## build 49
## cpu
module cpu(input clk, reset, input [15:0] i_mem_rddata, output logic o_mem_rd, o_mem_wr, output logic [15:0] o_mem_addr, o_mem_wrdata);
	logic ld_pc, pc_inc, ldpc7, Ain, Gin, AddSub, ldnz, ld_ir, ld_addr, ld_data, done;
	logic Gout, pcout, out8, s8out, s11out, wr, n, z;
	logic [15:0] buswire, wA, wG, wPC, wr0, wr1, wr2, wr3, wr4, wr5, wr6, wr7, sext_imm8, sext_imm11, IR, addr, data, sum;
	logic [7:0] Xreg, Yreg, Rin, Rout;
	logic [12:0] Sel;
	logic [7:0] imm8;
	logic [10:0] imm11;
	logic [4:0] inst;
	enum int unsigned
	{
		INIT,
		T0,
		T1,
		T2,
		T3,
		T4,
		T5,
		T6
	} state, nextstate;
	always @(posedge clk)
		if (reset)
			state <= INIT;
		else
			state <= nextstate;	
	always @(state, done)
	begin
		case (state)
			INIT:
				nextstate = T0;
			T0:  
				nextstate = T1;
			T1: begin
 				if (done) nextstate = T0;
 				else nextstate = T2;
 			end
			T2: 
 			begin
 				if (done) nextstate = T0;
				else nextstate = T3;
			end
	 		T3:  
	 		begin
				if (done) nextstate = T0;
 				else nextstate = T4;
 			end
			T4:  
			begin
 				if (done) nextstate = T0;
 				else nextstate = T5;
 			end
			T5:  
			begin
 				if (done) nextstate = T0;
 				else nextstate = T6;
 			end
 			T6: nextstate = T0;
			default: nextstate = INIT;
		endcase
  ...
export LEC_CHECK = 0
export ABC_AREA = 1
export CAP_MARGIN = 20
export CELL_PAD_IN_SITES_GLOBAL_PLACEMENT = 3
export CORE_ASPECT_RATIO = 0.67
export CORE_MARGIN = 7
export CORE_UTILIZATION = 25
export CTS_CLUSTER_SIZE = 66
export HOLD_SLACK_MARGIN = 0.12
export MIN_ROUTING_LAYER = met2
export PLACE_DENSITY_LB_ADDON = 0.09
export SETUP_SLACK_MARGIN = 3.09
export SLEW_MARGIN = 40
export TNS_END_PERCENT = 75
create_clock -name core_clock -period 11.0 [get_ports {clk}]
run.sh (not shown) runs the stock make flow with config.mk's settings and CLKGATE_MAP_FILE=.
[inputs] build 10 vs build 49
Settings: MIN_ROUTING_LAYER no longer set, was met2; CORE_MARGIN now 2, was 7; SETUP_SLACK_MARGIN now 1.65, was 3.09; CORE_UTILIZATION now 72, was 25; CTS_CLUSTER_SIZE now 79, was 66; TNS_END_PERCENT no longer set, was 75; PLACE_DENSITY_LB_ADDON now 0.01, was 0.09; SLEW_MARGIN now 20, was 40; CORE_ASPECT_RATIO no longer set, was 0.67; CTS_CLUSTER_DIAMETER now 209, previously not set; CELL_PAD_IN_SITES_GLOBAL_PLACEMENT no longer set, was 3; HOLD_SLACK_MARGIN no longer set, was 0.12; the clock period (ns, I/O delays scaled along) now 5.69, was 11.0.
As the logs show, build 10 stopped at 5_1_grt after a tool error, so it never reached the end of the flow.
The sequential-to-total area share from yosys stat of build 49 and that of build 10 are within noise of each other.
Delta (build 10 minus build 49): number of flip-flops and latches in the synthesized netlist was more or less identical; number of placed instances with taps included -415; initial standard-cell utilization of the core now larger.
Reported for build 49 and build 10, total cell area reported by yosys after synthesis turned out identical to the last digit.
The lower post-CTS setup buffer count came out of build 49.
Looking at chip width across build 49 and build 10, the one that comes out lower is build 10.
Post-cts gate resize count for build 10 is higher than for build 49.
Looking at instance area at placement, build 10 sits about 7% above build 49.
### build 10 -> build 80
Settings: TNS_END_PERCENT: unset -> 10; ABC_AREA: 1 -> 0; SETUP_SLACK_MARGIN: 1.65 -> 0.74; CTS_CLUSTER_SIZE: 79 -> 99; CTS_CLUSTER_DIAMETER: 209 -> 310; PLACE_DENSITY: unset -> 0.42; PLACE_DENSITY_LB_ADDON: 0.01 -> unset; the clock period (ns, I/O delays scaled along): 5.69 -> 3.11.
==> comparison <==
Seen in the log of build 80: DPL-0033 during 3_5_place_dp, after which the run never completed.
Summed standard-cell area reported by yosys: build 80 < build 10
A combinational family with the most area after synthesis of simple AND/OR/NAND/NOR gates is what build 10 shows, while AND-OR/OR-AND gates belongs to build 80.
The die boundary height on build 80 is in line with that on build 10.
Build 80 against build 10: synthesized area saw a decrease, total die size down about 0.44%, fraction of the yosys area taken by sequential cells about even, area fraction in mux cells moved up.
Build 10 -> build 80: number of storage elements in the synthesis netlist delta 0, exact match
For the core area, build 80 came in about 2% lower than build 10 did.
